==> inputs of run H <==
==> flow/design.v <==
module cntwithen #(
    parameter BITWIDTH = 4  
) (
    input wire iClk,  
    input wire iRstN,  
    input wire iEn, 
    input wire iClr, 
    output reg [BITWIDTH - 1:0] oCnt
);
    always@(posedge iClk or negedge iRstN) begin
        if(~iRstN) begin
            oCnt <= 0;
        end else begin
            if(iClr) begin
                oCnt <= 0;
            end else begin
                oCnt <= oCnt + iEn;
            end
        end
    end
endmodule
module lsz # (
    parameter BITWIDTH = 4,
    parameter LOGBITWIDTH = $clog2(BITWIDTH)  
) (
    input wire [BITWIDTH - 1: 0] iGrey,  
    output wire [BITWIDTH - 1: 0] oOneHot,  
    output reg [LOGBITWIDTH - 1: 0] lszIdx  
);
    wire [BITWIDTH - 1: 0] tc;  
    genvar i;
    assign tc[0] = ~iGrey[0]; 
    generate 
        for (i = 1; i < BITWIDTH; i = i + 1) begin
            assign tc[i] = tc[i - 1] | ~iGrey[i];
        end
    endgenerate
    genvar j;
    assign oOneHot[0] = tc[0];
    generate 
        for(j = 1; j < BITWIDTH; j = j + 1) begin
            assign oOneHot[j] = tc[j - 1] ^ tc[j];
        end
    endgenerate
    always@(*) begin
        case(oOneHot)
            'd1 : lszIdx = 'd0;
            'd2 : lszIdx = 'd1;
            'd4 : lszIdx = 'd2;
            'd8 : lszIdx = 'd3;
            'd16 : lszIdx = 'd4;
            'd32 : lszIdx = 'd5;
            'd64 : lszIdx = 'd6;
            'd128 : lszIdx = 'd7;
            'd256 : lszIdx = 'd8;
            'd512 : lszIdx = 'd9;
            default : lszIdx = 'd0;
        endcase
    end
endmodule
module sobolrng_core #(
    parameter BITWIDTH = 8
) (
    input wire iClk,  
    input wire iRstN,  
    input wire iEn,
    input wire iClr,
    input wire [BITWIDTH - 1: 0] iOneHot,  
    input wire [BITWIDTH*BITWIDTH - 1: 0] dirVec,
    output reg [BITWIDTH - 1: 0] oRand  
);
    wire [BITWIDTH * BITWIDTH - 1: 0] orVec;
    wire [BITWIDTH - 1: 0] vec;
    assign orVec[BITWIDTH - 1: 0] = iOneHot[0] ? dirVec[BITWIDTH - 1: 0] : 0;
    genvar i;
    generate 
        for(i = 1; i < BITWIDTH; i = i + 1) begin
            assign orVec[(i+1)*BITWIDTH-1:i*BITWIDTH] = orVec[i*BITWIDTH-1:(i-1)*BITWIDTH] | (iOneHot[i] ? dirVec[(i+1)*BITWIDTH-1 : i*BITWIDTH] : 0);
        end
    endgenerate
    assign vec = orVec[BITWIDTH*BITWIDTH - 1: (BITWIDTH-1)*BITWIDTH];
    always@(posedge iClk or negedge iRstN) begin
        if(~iRstN) begin
            oRand <= 0;
        end else begin
            if(iClr) begin
                oRand <= 0;
            end else begin
                if(iEn) begin
                    oRand <= oRand ^ vec;
                end else begin 
                    oRand <= oRand;
                end 
            end 
        end
    end
endmodule
module sobolrng #(
    parameter BITWIDTH = 8
) (
    input wire iClk,  
    input wire iRstN,  
    input wire iEn, 
    input wire iClr, 
    output wire [BITWIDTH - 1: 0] sobolseq
);
    wire [BITWIDTH - 1: 0] cntNum;
    wire [BITWIDTH - 1: 0] oneHot;
    wire [BITWIDTH*BITWIDTH - 1: 0] dirVec;
    cntwithen #(
        .BITWIDTH(BITWIDTH)
    ) u_cntwithen (
        .iClk(iClk),
        .iRstN(iRstN),
        .iEn(iEn),
        .iClr(iClr),
        .oCnt(cntNum)
    );
    lsz #(
        .BITWIDTH(BITWIDTH)
    ) u_lsz (
        .iGrey(cntNum),
        .oOneHot(oneHot),
        .lszIdx()
    );
        assign dirVec[1*BITWIDTH-1 : 0*BITWIDTH] = 'd128;
        assign dirVec[2*BITWIDTH-1 : 1*BITWIDTH] = 'd64;
        assign dirVec[3*BITWIDTH-1 : 2*BITWIDTH] = 'd32;
        assign dirVec[4*BITWIDTH-1 : 3*BITWIDTH] = 'd16;
        assign dirVec[5*BITWIDTH-1 : 4*BITWIDTH] = 'd8;
        assign dirVec[6*BITWIDTH-1 : 5*BITWIDTH] = 'd4;
        assign dirVec[7*BITWIDTH-1 : 6*BITWIDTH] = 'd2;
        assign dirVec[8*BITWIDTH-1 : 7*BITWIDTH] = 'd1;
    sobolrng_core #(
        .BITWIDTH(BITWIDTH)
    ) u_sobolrng_core (
        .iClk(iClk),
        .iRstN(iRstN),
        .iEn(iEn),
        .iClr(iClr),
        .iOneHot(oneHot),
        .dirVec(dirVec),
        .oRand(sobolseq)
    );
endmodule
module parallelcnt (
    input wire iClk,
    input wire iRstN,
    input wire iA,
    input wire iB,
    output wire [1:0] oC
);
    assign oC = iA + iB;
endmodule
module uSADD #(
    parameter BINPUT = 2
) (
    input wire iClk,
    input wire iRstN, 
    input wire iA,
    input wire iB,
    output wire oC
);
    wire [BINPUT-1:0] PCout;
    reg [1:0] acc;
    parallelcnt u_parallelcnt (
        .iClk(iClk),
        .iRstN(iRstN),
        .iA(iA),
        .iB(iB),
        .oC(PCout)
    );
    always@(posedge iClk or negedge iRstN) begin
        if(~iRstN) begin
            acc <= 0;
        end else begin
            acc <= acc[0] + PCout;
        end
    end
    assign oC = acc[1];
endmodule
module uSSUB #(
    parameter BINPUT = 2
) (
    input wire iClk,
    input wire iRstN, 
    input wire iA,
    input wire iB,
    output wire oC
);
    wire [BINPUT-1:0] PCout;
    reg [1:0] acc;
    parallelcnt u_parallelcnt (
        .iClk(iClk),
        .iRstN(iRstN),
        .iA(iA),
        .iB(~iB),
        .oC(PCout)
    );
    always@(posedge iClk or negedge iRstN) begin
        if(~iRstN) begin
            acc <= 0;
        end else begin
            acc <= acc[0] + PCout;
        end
    end
    assign oC = acc[1];
endmodule
module uMUL_bi #(
    parameter BITWIDTH = 8
) (
    input wire iClk,
    input wire iRstN,
    input wire iA,
    input wire [BITWIDTH - 1: 0] iB,
    input wire loadB,
    input wire iClr,
    output reg oMult
);
    reg [BITWIDTH-1:0] iB_buff;  
    wire [BITWIDTH-1:0] sobolseqIn;
    wire [BITWIDTH-1:0] sobolseq;
    wire andTop;
    wire andBot;
    wire iA_inv = ~iA;
    always@(posedge iClk or negedge iRstN) begin
        if(~iRstN) begin
            iB_buff <= 0;
        end else begin
            if(loadB) begin
                iB_buff <= iB;
            end else begin
                iB_buff <= iB_buff;
            end
        end
    end
    sobolrng #(
        .BITWIDTH(BITWIDTH)
    ) u_sobolrngTop (
        .iClk(iClk),
        .iRstN(iRstN),
        .iEn(iA_inv), 
        .iClr(iClr),
        .sobolseq(sobolseqIn)
    );
    sobolrng #(
        .BITWIDTH(BITWIDTH)
    ) u_sobolrngBot (
        .iClk(iClk),
        .iRstN(iRstN),
        .iEn(iA), 
        .iClr(iClr),
        .sobolseq(sobolseq)
    );
    assign andTop = iA_inv & ~(iB_buff > sobolseqIn);
    assign andBot = iA & (iB_buff > sobolseq);
    always@(*) begin
        oMult <= andTop | andBot;
    end
endmodule
module uButterfly #(
    parameter BITWIDTH = 8,
              BINPUT = 2
) (
    input wire iClk,
    input wire iRstN,
    input wire loadW,
    input wire iClr,
    input wire iReal0,
    input wire iImg0,
    input wire iReal1,
    input wire iImg1,
    input wire [BITWIDTH-1:0] iwReal,
    input wire [BITWIDTH-1:0] iwImg,
    output wire oReal0,
    output wire oImg0,
    output wire oReal1,
    output wire oImg1
);
    wire eq_Real1_x_wReal;
    wire eq_Real1_x_wImg;
    wire eq_Img1_x_wReal;
    wire eq_Img1_x_wImg;
    wire scalerReal0;
    wire scalerImg0;
    wire real_eq;
    wire img_eq;
    reg biZero;
    always@(posedge iClk or negedge iRstN) begin
        if(~iRstN) begin 
            biZero <= 0;
        end else begin
            biZero <= ~biZero;
        end
    end
    uMUL_bi #(
        .BITWIDTH(BITWIDTH)
    )u_uMUL_bi_Real1_x_wReal (
        .iClk(iClk),
        .iRstN(iRstN),
        .iA(iReal1),
        .iB(iwReal),
        .loadB(loadW),
        .iClr(iClr),
        .oMult(eq_Real1_x_wReal)
    );
    uMUL_bi #(
        .BITWIDTH(BITWIDTH)
    ) u_uMUL_bi_Real1_x_wImg (
        .iClk(iClk),
        .iRstN(iRstN),
        .iA(iReal1),
        .iB(iwImg),
        .loadB(loadW),
        .iClr(iClr),
        .oMult(eq_Real1_x_wImg)
    );
    uMUL_bi #(
        .BITWIDTH(BITWIDTH)
    ) u_uMUL_bi_Img1_x_wReal (
        .iClk(iClk),
        .iRstN(iRstN),
        .iA(iImg1),
        .iB(iwReal),
        .loadB(loadW),
        .iClr(iClr),
        .oMult(eq_Img1_x_wReal)
    );
    uMUL_bi #(
        .BITWIDTH(BITWIDTH)
    ) u_uMUL_bi_Img1_x_wImg (
        .iClk(iClk),
        .iRstN(iRstN),
        .iA(iImg1),
        .iB(iwImg),
        .loadB(loadW),
        .iClr(iClr),
        .oMult(eq_Img1_x_wImg)
    );
    uSSUB #(
        .BINPUT(BINPUT)
    ) u_uSSUB_realeq (
        .iClk(iClk),
        .iRstN(iRstN),
        .iA(eq_Real1_x_wReal),
        .iB(eq_Img1_x_wImg),
        .oC(real_eq)
    );
    uSADD #(
        .BINPUT(BINPUT)
    ) u_uSADD_imgeq (
        .iClk(iClk),
        .iRstN(iRstN),
        .iA(eq_Real1_x_wImg),
        .iB(eq_Img1_x_wReal),
        .oC(img_eq) 
    );
    uSADD #(
        .BINPUT(BINPUT)
    ) u_uSADD_scalerReal (
        .iClk(iClk),
        .iRstN(iRstN),
        .iA(iReal0),
        .iB(biZero),
        .oC(scalerReal0)
    );
    uSADD #(
        .BINPUT(BINPUT)
    ) uSADD_scalerImg (
        .iClk(iClk),
        .iRstN(iRstN),
        .iA(iImg0),
        .iB(biZero),
        .oC(scalerImg0)
    );
    uSADD #(
        .BINPUT(BINPUT)
    ) u_uSADD_oReal0 (
        .iClk(iClk),
        .iRstN(iRstN),
        .iA(scalerReal0),
        .iB(real_eq),
        .oC(oReal0) 
    );
    uSADD #(
        .BINPUT(BINPUT)
    ) u_uSADD_oImg0 (
        .iClk(iClk),
        .iRstN(iRstN),
        .iA(scalerImg0),
        .iB(img_eq),
        .oC(oImg0) 
    );
    uSSUB #(
        .BINPUT(BINPUT)
    ) u_uSSUB_oReal1 (
        .iClk(iClk),
        .iRstN(iRstN),
        .iA(scalerReal0),
        .iB(real_eq),
        .oC(oReal1) 
    );
    uSSUB #(
        .BINPUT(BINPUT)
    ) u_uSSUB_oImg1 (
        .iClk(iClk),
        .iRstN(iRstN),
        .iA(scalerImg0),
        .iB(img_eq),
        .oC(oImg1) 
    );
endmodule
module uSFFT #(
    parameter BITWIDTH = 8,
    parameter BINPUT = 2
) (
    input wire iClk,
    input wire iRstN,
    input wire loadW,
    input wire iClr,
    input wire iAReal0,
    input wire iAImg0,
    input wire iAReal1,
    input wire iAImg1,
    input wire iBReal0,
    input wire iBImg0,
    input wire iBReal1,
    input wire iBImg1,
    input wire [BITWIDTH-1:0] iwReal,
    input wire [BITWIDTH-1:0] iwImg,
    output wire oCReal0,
    output wire oCImg0,
    output wire oCReal1,
    output wire oCImg1,
    output wire oDReal0,
    output wire oDImg0,
    output wire oDReal1,
    output wire oDImg1
);
    wire mid1_Real0;
    wire mid1_Img0;
    wire mid1_Real1;
    wire mid1_Img1;
    wire mid2_Real0;
    wire mid2_Img0;
    wire mid2_Real1;
    wire mid2_Img1;
    uButterfly #(
        .BITWIDTH(BITWIDTH),
        .BINPUT(BINPUT)
    ) u_uButterfly_in1 (
        .iClk(iClk),
        .iRstN(iRstN),
        .loadW(loadW),
        .iClr(iClr),
        .iReal0(iAReal0),
        .iImg0(iAImg0),
        .iReal1(iAReal1),
        .iImg1(iAImg1),
        .iwReal(iwReal),
        .iwImg(iwImg),
        .oReal0(mid1_Real0),
        .oImg0(mid1_Img0),
        .oReal1(mid1_Real1),
        .oImg1(mid1_Img1)
    );
    uButterfly #(
        .BITWIDTH(BITWIDTH),
        .BINPUT(BINPUT)
    ) u_uButterfly_in2 (
        .iClk(iClk),
        .iRstN(iRstN),
        .loadW(loadW),
        .iClr(iClr),
        .iReal0(iBReal0),
        .iImg0(iBImg0),
        .iReal1(iBReal1),
        .iImg1(iBImg1),
        .iwReal(iwReal),
        .iwImg(iwImg),
        .oReal0(mid2_Real0),
        .oImg0(mid2_Img0),
        .oReal1(mid2_Real1),
        .oImg1(mid2_Img1)
    );
    uButterfly #(
        .BITWIDTH(BITWIDTH),
        .BINPUT(BINPUT)
    ) u_uButterfly_out13 (
        .iClk(iClk),
        .iRstN(iRstN),
        .loadW(loadW),
        .iClr(iClr),
        .iReal0(mid1_Real0),
        .iImg0(mid1_Img0),
        .iReal1(mid2_Real0),
        .iImg1(mid2_Img0),
        .iwReal(iwReal),
        .iwImg(iwImg),
        .oReal0(oCReal0),
        .oImg0(oCImg0),
        .oReal1(oCReal1),
        .oImg1(oCImg1)
    );
    uButterfly #(
        .BITWIDTH(BITWIDTH),
        .BINPUT(BINPUT)
    ) u_uButterfly_out24 (
        .iClk(iClk),
        .iRstN(iRstN),
        .loadW(loadW),
        .iClr(iClr),
        .iReal0(mid1_Real1),
        .iImg0(mid1_Img1),
        .iReal1(mid2_Real1),
        .iImg1(mid2_Img1),
        .iwReal(iwReal),
        .iwImg(iwImg),
        .oReal0(oDReal0),
        .oImg0(oDImg0),
        .oReal1(oDReal1),
        .oImg1(oDImg1)
    );
endmodule
==> flow/run.sh <==
#!/bin/bash
# the make line also repeats each setting of config.mk as NAME=value (left out here)
make -C /OpenROAD-flow-scripts/flow DESIGN_CONFIG=/design/flow/config.mk WORK_HOME=/design/flow/orfs CLKGATE_MAP_FILE= finish
==> flow/config.mk <==
export PLATFORM = sky130hd
export DESIGN_NAME = uSFFT
export DESIGN_NICKNAME = uSFFT
export VERILOG_FILES = /design/flow/design.v
export SDC_FILE = /design/flow/constraint.sdc
export NUM_CORES = 4
export LEC_CHECK = 0
export CAP_MARGIN = 35
export CELL_PAD_IN_SITES_DETAIL_PLACEMENT = 2
export CELL_PAD_IN_SITES_GLOBAL_PLACEMENT = 1
export CORE_MARGIN = 2
export CORE_UTILIZATION = 40
export GPL_ROUTABILITY_DRIVEN = 0
export GPL_TIMING_DRIVEN = 1
export MIN_ROUTING_LAYER = met2
export PLACE_DENSITY_LB_ADDON = 0.02
export SETUP_SLACK_MARGIN = 0.02
export SLEW_MARGIN = 5
export TNS_END_PERCENT = 35
==> flow/constraint.sdc <==
create_clock -name core_clock -period 4.58 [get_ports {iClk}]
set_input_delay 0.9160 -clock core_clock [delete_from_list [all_inputs] [get_ports {iClk}]]
set_output_delay 0.9160 -clock core_clock [all_outputs]
set_load 0.01 [all_outputs]
==> inputs of run R, as changes to run H <==
Settings changed: CAP_MARGIN 35 to 20, CELL_PAD_IN_SITES_DETAIL_PLACEMENT 2 to default, CELL_PAD_IN_SITES_GLOBAL_PLACEMENT 1 to default, GPL_ROUTABILITY_DRIVEN 0 to default, GPL_TIMING_DRIVEN 1 to default, MIN_ROUTING_LAYER met2 to default, PLACE_DENSITY_LB_ADDON 0.02 to default, SETUP_SLACK_MARGIN 0.02 to -0.28, SLEW_MARGIN 5 to 20, TNS_END_PERCENT 35 to default.
==> flow/constraint.sdc (replaced) <==
create_clock -name core_clock -period 3.03 [get_ports {iClk}]
set_input_delay 0.6060 -clock core_clock [delete_from_list [all_inputs] [get_ports {iClk}]]
set_output_delay 0.6060 -clock core_clock [all_outputs]
set_load 0.01 [all_outputs]
==> results <==
item	run R	run H
Result of the run	complete, no violations	complete, no violations
Power in the clock group	8.43 mW	6.05 mW
Data required time of the worst path	3550 ps	5090 ps
Avg WL per Cell	15.8 µm	20.8 µm
Class of the tightest hold or removal check	in -> reg	in -> async
DR pass1 iterations	5	7
CP Max Fanout	8	9
Non-clk buf share	0.0285	0.0247
Average vias per placed instance	5.12	7.43
CP peak stage delay	580 ps	950 ps
Total routed wire length on the met1 layer	34.9 mm	0 µm
Post-Place Cells	4,307	4,282
Sequential cell area	14,900 µm²	14,900 µm²
Routed length on met3	1.90 mm	34.0 mm
Met2 usage in global routing	0.273	0.432
Warning total across the stage logs	26	28
Vias in the first global route	22,500	40,000
Shortest period the worst path allows	2750 ps	3440 ps
Layout Area Growth over Synthesis	13.4%	13.5%
Top sig layer	met4	met5
Final worst path period share	0.908	0.751
Power figures rest on the tool's default switching activity, not on a simulated workload.
